## job 7376
## CORDIC
module CORDIC #(parameter integer W = 32)
(
    input wire clk,
    input wire start,
    input wire signed [31:0] x,
    input wire signed [31:0] y,
    output wire signed [W-1:0]phi,
    output wire done
);
Size in the first run: roughly 100 flip-flops, ~99 I/O pins.
make LEC_CHECK=0 CAP_MARGIN=20 CORE_MARGIN=2 CORE_UTILIZATION=70 CTS_CLUSTER_DIAMETER=45 CTS_CLUSTER_SIZE=14 SETUP_SLACK_MARGIN=1.36 SLEW_MARGIN=20 finish   # period 7.5 ns
run.sh (not shown) runs the stock make flow with config.mk's settings and CLKGATE_MAP_FILE=.
Per the final summary, job 7376 finished and its layout is clean on timing, DRC and antenna.
diff inputs: job 7376 => job 5588
- a change of CORE_UTILIZATION from 70 to 40
- a deleted SETUP_SLACK_MARGIN that had been 1.36
- a deleted CTS_CLUSTER_SIZE that had been 14
- a deleted CTS_CLUSTER_DIAMETER that had been 45
==> comparison <==
Job 5588 finished every step from synthesis to the final layout, and the layout passed the timing, DRC and antenna checks.
Re design area: job 7376 was higher than job 5588.
Sort job 7376 and job 5588 by detailed-routing wirelength on met1 asc -> top: job 7376
Diff job 7376 -> job 5588 | final critical-path required period | increase of 310 ps
Relative to job 5588, the following input files were edited for job 5718:
- setting SETUP_SLACK_MARGIN to 1.36 for the first time
- changing CORE_UTILIZATION from 40 to 63
==> results <==
Job 5718 vs. job 5588: die outline area shows a reduction of about 36%; worst hold slack after final layout closely matched the old numbers.
Count of inserted tapcells: job 5588 and job 5718 compared, lower one is job 5718
The non-clock buffer count number comes out higher for job 5718 vs job 5588.
Maximum frequency grows by a little under 10% when moving from job 5588 to job 5718.
Job 5718 vs job 5588: latest clock arrival within the worst-skew pair down
Job 5718: count of clock-buffer cells in the layout higher than job 5588
When job 5718 is set beside job 5588, its global-route met1 utilization turns out to be 16 points larger.
diff inputs: job 5718 => job 1718
- SETUP_SLACK_MARGIN removed (was 1.36)
- CORE_UTILIZATION changed from 63 to 40
- the clock period (ns, I/O delays scaled along) changed from 7.5 to 7.15
Results
Job 1718 ended with less upper clock frequency limit than job 5718. Job 1718: final routed wirelength across all metal layers is 1800 um lower than what job 5718 reported. Job 1718 ends up with a die size that is 15000 um2 higher than in job 5718. Compared with job 5718, in job 1718 aggregate global routing overflow stayed essentially flat, net count reported at finish -45, hold slack now sits lower, routability congestion estimate from global placement lost about 13%.

========
## run A
CORDIC again, from the RTL that the note above started with.
Settings: LEC_CHECK=0, CAP_MARGIN=10, CORE_ASPECT_RATIO=0.52, CORE_MARGIN=2, CORE_UTILIZATION=72, PLACE_DENSITY=0.67, SLEW_MARGIN=20; clock period 4.07 ns.
Run A did not finish: a tool error stopped it during detailed placement (3_5_place_dp).
For run B, these inputs were changed with respect to run A:
- removing CORE_ASPECT_RATIO (formerly 0.52)
- changing PLACE_DENSITY from 0.67 to 0.36
- changing CORE_UTILIZATION from 72 to 40
- changing CAP_MARGIN from 10 to 20
- changing SLEW_MARGIN from 20 to 30
- changing the clock period (ns, I/O delays scaled along) from 4.07 to 11.3
[summary]
- Run B | status: complete | timing, DRC, antenna: pass
- Run A did not run to completion, as it errored out during detailed placement (3_5_place_dp).
- Final RePlAce weighted congestion (run B vs. run A) decreases by more than a quarter
- Diff run A..run B | area figure in the yosys stat output | unchanged
- Run A -> run B: post-synthesis share of cell area spent on and-or and or-and gates delta 0, exact match
- As far as count of mapped cells out of synthesis goes, run B and run A are indistinguishable; the numbers are identical.
- Diff run B..run A | count of library flops with an enable pin | unchanged
- Per the comparison of run B with run A, number of cells in the yosys synthesis report now sits at about the same level, overall die height moved up, total die size increased 77%, core utilization before placement now sits lower.
- Core region area in run B is about 80% above run A.

========
== v24 ==
CORDIC again, from the RTL that the note above started with.
Design CORDIC, start of the top module:
module CORDIC #(parameter integer W = 32)
(
    input wire clk,
    input wire start,
    input wire signed [31:0] x,
    input wire signed [31:0] y,
    output wire signed [W-1:0]phi,
    output wire done
);
clock: 6.69 ns
lec_check: 0
cap_margin: 20
core_margin: 2
core_utilization: 70
cts_cluster_diameter: 48
cts_cluster_size: 37
place_density: 0.64
setup_slack_margin: 0.95
slew_margin: 20
tns_end_percent: 5
Edits applied to the flow inputs when going from v24 to v50:
- CTS_CLUSTER_SIZE removed (was 37)
- CORE_UTILIZATION changed from 70 to 23
- SETUP_SLACK_MARGIN removed (was 0.95)
- CTS_CLUSTER_DIAMETER removed (was 48)
- PLACE_DENSITY removed (was 0.64)
- TNS_END_PERCENT removed (was 5)
- the clock period (ns, I/O delays scaled along) changed from 6.69 to 7.15
Results
In summary, v50 completed successfully, with a layout that passed the timing, DRC and antenna checks.
Sort v24 and v50 by global-route usage desc -> top: v24
Cmp v24 and v50 / post-placement setup slack / lower: v24
Compared with v24, v50 shows highest clock rate that has gone down by a few percent.
The inputs of v33 differ from those of v50 as listed below.
- putting TNS_END_PERCENT at 10 where nothing was set
- swapping 23 for 56 in CORE_UTILIZATION
- putting CTS_CLUSTER_SIZE at 100 where nothing was set
- putting CTS_CLUSTER_DIAMETER at 167 where nothing was set
- swapping 7.15 for 7.5 in the clock period (ns, I/O delays scaled along)
Notes after the runs:
Looking at maximum number of pins on one net before global-route repair across v33 and v50, the one that comes out higher is v50.
Compared with v50, v33 shows weighted congestion at the end of routability-driven global placement that has gone up by a little under 10%.
NOTE chip footprint v50->v33 decreased by more than half
Looking at cell type of the slowest stage on the worst timing path, the sky130_fd_sc_hd__or4b_4 result is from v50; the sky130_fd_sc_hd__mux4_2 one comes from v33.
Going from v50 to v33, worst setup slack after layout fell by 0.073 ns; area taken by multi-input logic gates now sits at about the same level.
Changes in v36 relative to v33:
- TNS_END_PERCENT no longer set, was 10
- CORE_UTILIZATION now 48, was 56
- CTS_CLUSTER_SIZE no longer set, was 100
- CTS_CLUSTER_DIAMETER no longer set, was 167
- the clock period (ns, I/O delays scaled along) now 6.9, was 7.5
==> comparison <==
Delta (v36 minus v33): least setup slack across all paths after layout now sits lower; non-clock buffering overhead in the final layout now sits higher; synthesis-to-finish area growth now sits higher; biggest cell delay along the critical path now sits higher.
v36 vs. v33: via count went up by 139.
Relative to v33, the final routed wire length divided by cell count measured on v36 has increased by a few percent.
Cmp v36 vs v33: slew at the pin with the worst max-slew slack higher in v36
### v36 -> v6
- SETUP_SLACK_MARGIN newly set to 1.34
- TNS_END_PERCENT newly set to 5
- CORE_UTILIZATION changed from 48 to 66
- the clock period (ns, I/O delays scaled along) changed from 6.9 to 6.69
--- outcome ---
[compare] base=v36 new=v6: cell count after synthesis held; highest cell delay on the worst timing path ~0 delta; pin count of the biggest net entering global routing went up by 9.5%. In v6, the final core area utilization came out 29 points above the value in v36. Final wirelength is lower on v36. Total length of routed met2 wires: v6 vs v36, no meaningful difference. Diff v36..v6 | yosys cell count | unchanged. Critical path depth, v6 vs v36: up by more than 10%. v36 ended up with sky130_fd_sc_hd__mux4_1 as its standard cell with the maximum stage delay on the critical path; v6 ended up with sky130_fd_sc_hd__edfxtp_1.
diff inputs: v6 => v29
- CTS_CLUSTER_DIAMETER now 178, previously not set
- CTS_CLUSTER_SIZE now 99, previously not set
- SETUP_SLACK_MARGIN now 2.59, was 1.34
- CORE_UTILIZATION now 72, was 66
- the clock period (ns, I/O delays scaled along) now 8.69, was 6.69
Findings:
v6 → v29: sum of buffers and inverters on the critical path shows a reduction of 5, clock network area share now larger.
Global-route wire length before repair came out lower on v29 than on v6.
Re design area: v6 was higher than v29.
The higher horizontal extent of the die of v29 and v6 is in v6.
Summary of v29 over v6: via density per instance went up by about 3.6%, number of clock buffer instances in the layout went up.
Min post-placement worst setup slack across v29 and v6: v6

========
## job 5970
Starting RTL as in the previous note.
clock: 3.72 ns
lec_check: 0
abc_area: 1
cap_margin: 0
core_aspect_ratio: 1.59
core_margin: 2
core_utilization: 72
cts_cluster_diameter: 328
cts_cluster_size: 100
place_density_lb_addon: 0.06
setup_slack_margin: 1.08
slew_margin: 20
Job 5970 did not finish: a tool error stopped it during detailed placement.
Input-level comparison between job 9622 and job 5970:
Settings: CTS_CLUSTER_SIZE no longer set, was 100; ABC_AREA no longer set, was 1; PLACE_DENSITY_LB_ADDON no longer set, was 0.06; SETUP_SLACK_MARGIN no longer set, was 1.08; CTS_CLUSTER_DIAMETER no longer set, was 328; CORE_UTILIZATION now 64, was 72; CORE_ASPECT_RATIO no longer set, was 1.59; CAP_MARGIN now 20, was 0; the clock period (ns, I/O delays scaled along) now 5.36, was 3.72.
==> results <==
Job 9622 did not finish; the tool stopped in global routing with error GRT-0232.
Job 9622 against job 5970: total core area went up, synthesized cell area went up, area of the die went up, number of distinct library cell variants in the gate-level netlist after synthesis went up, number of buffers inserted by port buffering did not really move.
The area fraction in compound gates reported for job 9622 is greater than that of job 5970 by 12 points.
For job 5970, the dominant kind of combinational cell was simple AND/OR/NAND/NOR gates, unlike job 9622, where it was AND-OR/OR-AND gates.
Portion of netlist area occupied by mux cells for job 9622 is higher than for job 5970.
For job 424, these inputs were changed with respect to job 9622:
Settings: SETUP_SLACK_MARGIN: unset -> 1.57; CORE_UTILIZATION: 64 -> 66; MAX_ROUTING_LAYER: unset -> met4; CTS_CLUSTER_DIAMETER: unset -> 33; the clock period (ns, I/O delays scaled along): 5.36 -> 6.4.
[summary]
What the final checks of job 424 revealed, after a flow that finished every stage, was a layout that fails on setup timing. Changes observed in job 424 relative to job 9622: die area lower, die width lower, pre-placement core utilization higher.
The following lists how job 2268 was set up differently from job 424:
Settings: CTS_CLUSTER_DIAMETER removed (was 33); MIN_ROUTING_LAYER newly set to met2; CORE_UTILIZATION changed from 66 to 63; SETUP_SLACK_MARGIN removed (was 1.57); CORE_MARGIN changed from 2 to 4; the clock period (ns, I/O delays scaled along) changed from 6.4 to 7.5.
[summary]
- Job 2268 did not run to completion, as it errored out during global routing.
- Relative to job 424, job 2268 degrades area of the core.
- Summary: with job 424 as the reference, cell area after placement in job 2268 moved down by a few percent.
- From job 424 to job 2268 the numbers moved as follows: die size went up 9.8%, average cell area after synthesis held steady, count of standard-cell rows shows an increase of 1, routability congestion estimate from global placement has increased.
